run A:
// matvecmult
module matvecmult(
    CLK,
    RST,
    vector_x,
    vector_b,
    vector_y,
    Q,
    A,
    finish
);
Size in the first run: ~130 flip-flops, about 520 I/O pins, ~22000 um2 of cells after synthesis.
clock: 4.96 ns
lec_check: 0
abc_area: 1
cap_margin: 20
core_aspect_ratio: 0.5
core_margin: 2
core_utilization: 72
cts_cluster_diameter: 371
cts_cluster_size: 94
place_density: 0.35
slew_margin: 20
tns_end_percent: 5
run.sh (not shown) runs the stock make flow with config.mk's settings and CLKGATE_MAP_FILE=.
Stage in which a tool error killed run A: detailed placement.
> inputs changed (run A -> run B)
Settings: removing ABC_AREA (formerly 1); setting SETUP_SLACK_MARGIN to -0.58 for the first time; changing CORE_UTILIZATION from 72 to 57; removing CORE_ASPECT_RATIO (formerly 0.5); changing CTS_CLUSTER_DIAMETER from 371 to 285; removing CTS_CLUSTER_SIZE (formerly 94); removing TNS_END_PERCENT (formerly 5); removing PLACE_DENSITY (formerly 0.35); changing the clock period (ns, I/O delays scaled along) from 4.96 to 8.75.
[summary]
- The layout from run B, despite a flow that completed every stage, fails the layout checks, with the failing checks listed as negative setup slack.
- Compared with run A, run B shows a higher die area.
- Run A → run B: combined area of all synthesized cells decreased by about 9% relative to the old numbers; final weighted congestion in routability-driven placement shrank by about 12%; number of rows in the core area climbed about 50%; cell count after synthesis fell by 1014.
Setup changes, run B to run C
Settings: setting TNS_END_PERCENT to 5 for the first time; removing SETUP_SLACK_MARGIN (formerly -0.58); setting CTS_CLUSTER_SIZE to 90 for the first time; setting MAX_ROUTING_LAYER to met4 for the first time; removing CTS_CLUSTER_DIAMETER (formerly 285); changing the clock period (ns, I/O delays scaled along) from 8.75 to 5.49.
| number of optimization iterations in the first detailed-route pass | higher: run B |. Highest routing layer actually used: met5 -> run B, met4 -> run C. The vias after detailed routing of run C is higher than that of run B. Run C had finished all stages when the layout checks came back failing, citing max-capacitance violations, max-slew violations, negative setup slack. Die area came out exactly the same in run B and run C. Summary: worst setup slack, run C worse than run B. Total length of routed wires | run C above run B. Looking at cell depth of the worst flop-to-flop path, run C sits 2 lower than run B does. Run C against run B; cell area after placement is up slightly.
Here is what was changed in the inputs of run D compared with run C.
Settings: CTS_CLUSTER_SIZE: 90 -> unset; TNS_END_PERCENT: 5 -> unset; MAX_ROUTING_LAYER: met4 -> unset; CORE_UTILIZATION: 57 -> 10; the clock period (ns, I/O delays scaled along): 5.49 -> 11.1.
Findings:
Run C vs run D, highest metal layer with signal wires: met4 vs met5
Summary of run D over run C: via-per-instance ratio now smaller; depth of the critical timing path with buffers and inverters included now larger.
Run D: done, clean on timing, DRC and antenna
Run C ran in full, but the layout does not pass; the checks complain about max-capacitance violations, max-slew violations, negative setup slack.
[inputs] run E vs run D
Settings: a change of CORE_UTILIZATION from 10 to 58; an added CTS_CLUSTER_SIZE of 99; a change of the clock period (ns, I/O delays scaled along) from 11.1 to 7.37.
### Flow results
- No crash in run E: every stage finished, but the layout fails its final checks due to negative setup slack.
- Changes observed in run E relative to run D: amount of wire on met3 after detailed routing +170%, global-route usage grew by 41 points.
Modified inputs, run F compared to run E
Settings: TNS_END_PERCENT newly set to 10; CORE_UTILIZATION changed from 58 to 65; CTS_CLUSTER_DIAMETER newly set to 264.
==> results <==
- Run status, run F: aborted in global routing, error GRT-0116
- Die area on run F is ahead of run E.
- Relative to run E, worst slack at placement has decreased by 190 ps in run F.
- Looking at run E and run F, the register bit count reported by yosys is a wash.
- For area of the core, dividing the value from run F by the value from run E gives 0.901.
- Share of synthesized area occupied by flip-flops and latches: run E vs run F identical

========
lane 1:
matvecmult again, from the RTL that the note above started with.
Settings: LEC_CHECK=0, ABC_AREA=1, CAP_MARGIN=30, CELL_PAD_IN_SITES_DETAIL_PLACEMENT=0, CORE_MARGIN=2, CORE_UTILIZATION=30, CTS_CLUSTER_DIAMETER=247, CTS_CLUSTER_SIZE=48, GPL_ROUTABILITY_DRIVEN=1, MIN_ROUTING_LAYER=met1, PLACE_DENSITY_LB_ADDON=0.29, SETUP_SLACK_MARGIN=-0.76, SLEW_MARGIN=20, TNS_END_PERCENT=5; clock period 11.2 ns.
Modified inputs, lane 2 compared to lane 1
- CTS_CLUSTER_SIZE: 48 -> 61
- CORE_UTILIZATION: 30 -> 58
- ABC_AREA: 1 -> 0
- PLACE_DENSITY: unset -> 0.58
- CTS_CLUSTER_DIAMETER: 247 -> unset
- SETUP_SLACK_MARGIN: -0.76 -> -0.56
- HOLD_SLACK_MARGIN: unset -> 0.28
- PLACE_DENSITY_LB_ADDON: 0.29 -> unset
- the clock period (ns, I/O delays scaled along): 11.2 -> 5.71
==> results <==
Status lane 2: flow complete, layout not clean - setup timing. Routed wire length on lane 2 is behind lane 1. Compared with lane 1, floorplan net count in lane 2 decreased by more than a quarter.
Input changes introduced in lane 3 (baseline for comparison: lane 2):
- CORE_UTILIZATION changed from 58 to 65
- ABC_AREA changed from 0 to 1
- TNS_END_PERCENT changed from 5 to 65
- SLEW_MARGIN changed from 20 to 35
- HOLD_SLACK_MARGIN removed (was 0.28)
- PLACE_DENSITY removed (was 0.58)
- SETUP_SLACK_MARGIN removed (was -0.56)
- the clock period (ns, I/O delays scaled along) changed from 5.71 to 6.64
### Flow results
Lane 3 did not finish; the tool stopped in global routing with error GRT-0116. In the flow results for lane 2 and lane 3, the area share of and-or/or-and cells after synthesis is larger on lane 2. Summary of lane 3 over lane 2: number of setup buffers added after CTS went up by 22; chip area in the Yosys report went up by about 10%; synthesized cell count went up by 48%.
Edits applied to the flow inputs when going from lane 3 to lane 4:
- a change of CORE_UTILIZATION from 65 to 62
- a deleted GPL_ROUTABILITY_DRIVEN that had been 1
- a deleted TNS_END_PERCENT that had been 65
- a deleted CTS_CLUSTER_SIZE that had been 61
- a deleted MIN_ROUTING_LAYER that had been met1
- a deleted ABC_AREA that had been 1
- a deleted CELL_PAD_IN_SITES_DETAIL_PLACEMENT that had been 0
- a change of SLEW_MARGIN from 35 to 20
- a change of CAP_MARGIN from 30 to 20
- a change of the clock period (ns, I/O delays scaled along) from 6.64 to 15.0
Findings:
- Lane 4 completed end to end with timing, DRC and antenna clean.
- Average cell area after synthesis in lane 4 vs lane 3: up about 35%
- Per the comparison of lane 4 with lane 3, floorplan utilization lower; post-cts repair resize count lower; cell total after placement lower.
## Diff of input files: lane 5 against lane 4
- CORE_UTILIZATION changed from 62 to 63
- PLACE_DENSITY newly set to 0.35
- CTS_CLUSTER_SIZE newly set to 94
- ABC_AREA newly set to 1
- the clock period (ns, I/O delays scaled along) changed from 15.0 to 4.96
Notes after the runs:
In the metrics for lane 5 and lane 4, the one carrying the higher post-synthesis cell area is lane 5. As far as post-synth tally of flip-flops with integrated enable goes, lane 5 and lane 4 are indistinguishable; the numbers are identical. The flow ended early for lane 5: it failed with a tool error in global routing. Synthesized cell count: lane 5 and lane 4 compared, lower one is lane 4.
